## v6
==> flow/design.v <==
module decode(
	clk		,
	rst_n		,
	data_in	,
	data_out	
	);
	input clk;
	input rst_n;
	input [1:0] data_in;	 
	output reg data_out;
	wire [1:0] dis_00,dis_01,dis_10,dis_11;
	wire [31:0] add_1,add_2,add_3,add_4,add_5,add_6,add_7,add_8;
	reg [9:0]	path_s0,path_s1,path_s2,path_s3;   
	reg [31:0]	dis_s0,dis_s1,dis_s2,dis_s3;
	reg [19:0]count_clear;
	assign dis_00=data_in[1]+data_in[0];
	assign dis_01=data_in[1]+(data_in[0]^1'b1);
	assign dis_10=(data_in[1]^1'b1)+data_in[0];
	assign dis_11=(data_in[1]^1'b1)+(data_in[0]^1'b1);
	always @(posedge clk or negedge rst_n)
		if (rst_n==1'b0)
			count_clear<=20'b0;
		else if (count_clear>=20'd50000)
			count_clear<=20'b0;
		else
			count_clear<=count_clear+1'b1;
	assign add_1=dis_00+dis_s0;  
	assign add_2=dis_11+dis_s2;
	always @(posedge clk or negedge rst_n)
	begin
		if (rst_n==1'b0) 
			begin
				path_s0=10'b0;
				dis_s0=32'b0;
			end
		else if (count_clear==20'd50000)
			begin
				path_s0=10'b0;
				dis_s0=32'b0;
			end
		else if (add_1<=add_2)
			begin
				path_s0<={path_s0[8:0],1'b0};
				dis_s0<=add_1;
			end
		else 
			begin
				path_s0<={path_s2[8:0],1'b0};
				dis_s0<=add_2;
			end
	end
	assign add_3=dis_11+dis_s0;
	assign add_4=dis_00+dis_s2;
	always @(posedge clk or negedge rst_n)
	begin
		if (rst_n==1'b0) 
			begin
				path_s1=10'b0;
				dis_s1=32'b0;
			end
		else if (count_clear==20'd50000)
			begin
				path_s1=10'b0;
				dis_s1=32'b0;
			end
		else if (add_3<=add_4)
			begin
				path_s1<={path_s0[8:0],1'b1};
				dis_s1<=add_3;
			end
		else 
			begin
				path_s1<={path_s2[8:0],1'b1};
				dis_s1<=add_4;
			end
	end
	assign add_5=dis_01+dis_s1;
	assign add_6=dis_10+dis_s3;
	always @(posedge clk or negedge rst_n)
	begin
		if (rst_n==1'b0)
			begin
				path_s2=10'b0;
				dis_s2=32'b0;
			end
		else if (count_clear==20'd50000)
			begin
				path_s2=10'b0;
				dis_s2=32'b0;
			end
		else if (add_5<=add_6)
			begin
				path_s2<={path_s1[8:0],1'b0};
				dis_s2<=add_5;
			end
		else 
			begin
				path_s2<={path_s3[8:0],1'b0};
				dis_s2<=add_6;
			end
	end
	assign add_7=dis_10+dis_s1;
	assign add_8=dis_01+dis_s3;
	always @(posedge clk or negedge rst_n)
	begin
		if (rst_n==1'b0)
			begin
				path_s3=10'b0;
				dis_s3=32'b0;
			end
		else if (count_clear==20'd50000)
			begin
				path_s3=10'b0;
				dis_s3=32'b0;
			end
		else if (add_7<add_8)
			begin
				path_s3<={path_s1[8:0],1'b1};
				dis_s3<=add_7;
			end
		else 
			begin
				path_s3<={path_s3[8:0],1'b1};
				dis_s3<=add_8;
			end
	end
	always @(*)
	begin
		if ((dis_s0<=dis_s1)&&(dis_s0<=dis_s2)&&(dis_s0<=dis_s3))
			data_out<=path_s0[9];
		else if ((dis_s1<=dis_s0)&&(dis_s1<=dis_s2)&&(dis_s1<=dis_s3))
			data_out<=path_s1[9];
		else if ((dis_s2<=dis_s0)&&(dis_s2<=dis_s1)&&(dis_s2<=dis_s3))
			data_out<=path_s2[9];
		else  data_out<=path_s3[9];
	end
endmodule
==> flow/config.mk <==
export PLATFORM = sky130hd
export DESIGN_NAME = decode
export DESIGN_NICKNAME = decode
export VERILOG_FILES = /design/flow/design.v
export SDC_FILE = /design/flow/constraint.sdc
export NUM_CORES = 4
export LEC_CHECK = 0
export ABC_AREA = 1
export CAP_MARGIN = 35
export CORE_MARGIN = 5
export CORE_UTILIZATION = 60
export CTS_CLUSTER_DIAMETER = 320
export CTS_CLUSTER_SIZE = 20
export MAX_ROUTING_LAYER = met4
export MIN_ROUTING_LAYER = met2
export PLACE_DENSITY_LB_ADDON = 0.03
export SLEW_MARGIN = 15
export TNS_END_PERCENT = 65
==> flow/constraint.sdc <==
create_clock -name core_clock -period 6.69 [get_ports {clk}]
set_input_delay 1.3380 -clock core_clock [delete_from_list [all_inputs] [get_ports {clk}]]
set_output_delay 1.3380 -clock core_clock [all_outputs]
set_load 0.01 [all_outputs]
run.sh (not shown) runs the stock make flow with config.mk's settings and CLKGATE_MAP_FILE=.
v6: aborted in global routing (tool error)
Input changes introduced in v7 (baseline for comparison: v6):
Settings: TNS_END_PERCENT no longer set, was 65; MAX_ROUTING_LAYER no longer set, was met4; PLACE_DENSITY_LB_ADDON no longer set, was 0.03; SLEW_MARGIN now 20, was 15; ABC_AREA no longer set, was 1; CAP_MARGIN now 20, was 35; MIN_ROUTING_LAYER no longer set, was met2; CTS_CLUSTER_DIAMETER no longer set, was 320; CORE_MARGIN now 2, was 5; CORE_UTILIZATION now 40, was 60; CTS_CLUSTER_SIZE no longer set, was 20; PLACE_DENSITY now 0.6, previously not set; the clock period (ns, I/O delays scaled along) now 5.89, was 6.69.
--- outcome ---
- v7 ran to completion and came out clean on the timing, design-rule and antenna checks.
- Placeable core region on v7 is up relative to v6.
- Post-synthesis share of cell area spent on full adders, half adders and majority gates ended up 1.6 points higher on v7 than on v6.
- Max aoi/oai-family share of the synthesized area across v7 and v6: v7
- The unique cell type count in the Yosys netlist of v7 exceeds that of v6 by 24.
- Across both runs, post-synthesis cell count was lower for v7 than for v6.
- v7 vs v6: simple-gate share of the synthesized area down in v7
- v7 vs. v6: synthesized chip area reported by yosys shows a reduction of 1600 um2; placement-stage cell area shows an increase of about 0.9%.
- Synthesized area, v7 vs v6: down by a little under 10%
- The sequential share of the synthesized area of v7 exceeds that of v6 by 1.8 points.
- Average size of a mapped cell ended up 1.6 um2 higher on v7 than on v6.

========
// decode: RTL as listed in full above, without the edits since
clock: 2.15 ns
lec_check: 0
abc_area: 1
cap_margin: 20
core_margin: 2
core_utilization: 70
cts_cluster_diameter: 216
slew_margin: 20
tns_end_percent: 5
The baseline failed in 4_1_cts with DPL-0038.
Edit:
- ABC_AREA: 1 -> unset
- CORE_UTILIZATION: 70 -> 67
- CTS_CLUSTER_DIAMETER: 216 -> unset
- PLACE_DENSITY: unset -> 0.6
- TNS_END_PERCENT: 5 -> unset
- clock period: 2.15 -> 5.06 ns (I/O delays scaled with it)
This time the run completed and failed the layout checks on negative setup slack.
Synthesized area is lower by 7.5%.
Die area is lower by 3.3%.
Synthesized cell count is lower by 25%.
Edit:
- CORE_UTILIZATION: 67 -> 72
- clock period: 5.06 -> 4.37 ns (I/O delays scaled with it)
Effect: The new run never finished: it broke off in 4_1_cts with DPL-0038; area after synthesis stays the same; die area fell by 6.8%; synthesized cell count stays the same.
Edit:
- ABC_AREA: unset -> 0
- CTS_CLUSTER_SIZE: unset -> 36
- HOLD_SLACK_MARGIN: unset -> -0.08
- PLACE_DENSITY: 0.6 -> 0.67
- clock period: 4.37 -> 4.75 ns (I/O delays scaled with it)
With this change the flow never finished: it broke off in 5_1_grt on DPL-0038. Synthesized area does not change. Die size stays the same. Synthesized cell count does not change.
Edit:
- ABC_AREA: 0 -> unset
- CORE_UTILIZATION: 72 -> 40
- CTS_CLUSTER_SIZE: 36 -> unset
- HOLD_SLACK_MARGIN: -0.08 -> unset
- PLACE_DENSITY: 0.67 -> 0.6
- clock period: 4.75 -> 6.0 ns (I/O delays scaled with it)
Outcome:
- The changed run passed the timing, design-rule and antenna checks
- synthesized area does not change
- die area went up by well over a third
- synthesized cell count stays the same

========
Starts from the design.v that is shown in full above.
export LEC_CHECK = 0
export CAP_MARGIN = 35
export CELL_PAD_IN_SITES_GLOBAL_PLACEMENT = 1
export CORE_MARGIN = 7
export CORE_UTILIZATION = 40
export CTS_CLUSTER_DIAMETER = 195
export CTS_CLUSTER_SIZE = 28
export HOLD_SLACK_MARGIN = 0.18
export SETUP_SLACK_MARGIN = -0.24
export SLEW_MARGIN = 15
create_clock -name core_clock -period 6.0 [get_ports {clk}]
The baseline went through all stages and came out clean.
Next try:
CAP_MARGIN = 20   (was 35)
CELL_PAD_IN_SITES_GLOBAL_PLACEMENT = unset   (was 1)
CORE_ASPECT_RATIO = 0.87   (was unset)
CORE_UTILIZATION = 61   (was 40)
CTS_CLUSTER_DIAMETER = 397   (was 195)
CTS_CLUSTER_SIZE = 98   (was 28)
HOLD_SLACK_MARGIN = unset   (was 0.18)
PLACE_DENSITY = 0.39   (was unset)
SETUP_SLACK_MARGIN = -0.12   (was -0.24)
SLEW_MARGIN = 40   (was 15)
TNS_END_PERCENT = 25   (was unset)
Cell count came out lower by 7.4%.
Global-route usage is higher by 7.6 points.
Sequential share of layout area came out higher by 0.32 points.

========
== red ==
RTL: the design.v shown in full above, as it stands there.
Settings: LEC_CHECK=0, CAP_MARGIN=20, CORE_MARGIN=2, CORE_UTILIZATION=66, PLACE_DENSITY=0.6, SLEW_MARGIN=20; clock period 4.84 ns.
The final report for red shows a completed flow and a layout that fails verification, specifically negative setup slack.
Setup changes, red to blue
- an added CTS_CLUSTER_DIAMETER of 272
- an added CTS_CLUSTER_SIZE of 98
- a change of CORE_UTILIZATION from 66 to 30
- a change of the clock period (ns, I/O delays scaled along) from 4.84 to 6.0
## What came out
- blue completed end to end with timing, DRC and antenna clean.
- Taking red as the reference, in blue setup slack of the critical path after layout picked up an extra 0.53 ns; routed wire length lost about 24%; via count lost 23%.
- The final reports for blue and red show number of gates resized after cts lower in the former.
- | post-synthesis instance area | red vs blue | ≈ equal |
- Relative to red, blue improves total half-perimeter wirelength after legalization and detailed placement.
- Looking at combined global-route utilization of all metal layers, blue sits 31 points below red.
- Number of buffer and inverter stages on the critical path: blue < red

========
// decode: RTL as listed in full above, without the edits since
Settings: LEC_CHECK=0, CAP_MARGIN=20, CELL_PAD_IN_SITES_GLOBAL_PLACEMENT=1, CORE_ASPECT_RATIO=0.5, CORE_MARGIN=2, CORE_UTILIZATION=40, CTS_CLUSTER_DIAMETER=339, CTS_CLUSTER_SIZE=98, PLACE_DENSITY=0.82, SLEW_MARGIN=20; clock period 6.0 ns.
==> next run, changes <==
==> flow/config.mk (replaced) <==
export PLATFORM = sky130hd
export DESIGN_NAME = decode
export DESIGN_NICKNAME = decode
export VERILOG_FILES = /design/flow/design.v
export SDC_FILE = /design/flow/constraint.sdc
export NUM_CORES = 4
export LEC_CHECK = 0
export ABC_AREA = 0
export CAP_MARGIN = 20
export CORE_MARGIN = 2
export CORE_UTILIZATION = 72
export HOLD_SLACK_MARGIN = -0.08
export PLACE_DENSITY = 0.67
export SETUP_SLACK_MARGIN = 0.98
export SLEW_MARGIN = 20
Effect:
- sequential cell count does not change
- core utilization increases by 41 points
- design area increases by 5.1%
- clock-buffer cell count decreases by 1
- register-to-register slack degrades by 100 ps
- via count increases by 15%
- global-route usage increases by 22 points
- setup slack improves by 660 ps
- synthesized area is unchanged
- synthesized cell count is unchanged
==> next run, changes <==
==> flow/config.mk (replaced) <==
export PLATFORM = sky130hd
export DESIGN_NAME = decode
export DESIGN_NICKNAME = decode
export VERILOG_FILES = /design/flow/design.v
export SDC_FILE = /design/flow/constraint.sdc
export NUM_CORES = 4
export LEC_CHECK = 0
export CAP_MARGIN = 20
export CORE_ASPECT_RATIO = 0.87
export CORE_MARGIN = 2
export CORE_UTILIZATION = 40
export CTS_CLUSTER_DIAMETER = 397
export CTS_CLUSTER_SIZE = 98
export PLACE_DENSITY = 0.39
export SLEW_MARGIN = 20
Register-to-register slack gets worse by 60 ps. Sequential share of layout area grows by 1.0 points. Final area shrinks by about 5.5%. Sequential cell count stays the same.
==> next run, changes <==
--- a/flow/config.mk
+++ b/flow/config.mk
@@ -9,4 +9,4 @@
 export CORE_ASPECT_RATIO = 0.87
-export CORE_MARGIN = 2
-export CORE_UTILIZATION = 40
+export CORE_MARGIN = 9
+export CORE_UTILIZATION = 61
 export CTS_CLUSTER_DIAMETER = 397
@@ -14,2 +14,4 @@
 export PLACE_DENSITY = 0.39
-export SLEW_MARGIN = 20
+export SETUP_SLACK_MARGIN = -0.14
+export SLEW_MARGIN = 40
+export TNS_END_PERCENT = 25
Clock skew rises by 5.5 ps.
Sequential share of layout area rises by 0.86 points.
Via count rises by 2.6%.
==> next run, changes <==
==> flow/config.mk (replaced) <==
export PLATFORM = sky130hd
export DESIGN_NAME = decode
export DESIGN_NICKNAME = decode
export VERILOG_FILES = /design/flow/design.v
export SDC_FILE = /design/flow/constraint.sdc
export NUM_CORES = 4
export LEC_CHECK = 0
export CAP_MARGIN = 20
export CELL_PAD_IN_SITES_GLOBAL_PLACEMENT = 3
export CORE_MARGIN = 2
export CORE_UTILIZATION = 40
export CTS_CLUSTER_DIAMETER = 339
export CTS_CLUSTER_SIZE = 98
export PLACE_DENSITY = 0.6
export SLEW_MARGIN = 20
Effect: Critical path depth climbs by 11. Synthesized cell count does not change. Area after synthesis does not change. Utilization drops by 22 points. Final area climbs by a few percent.
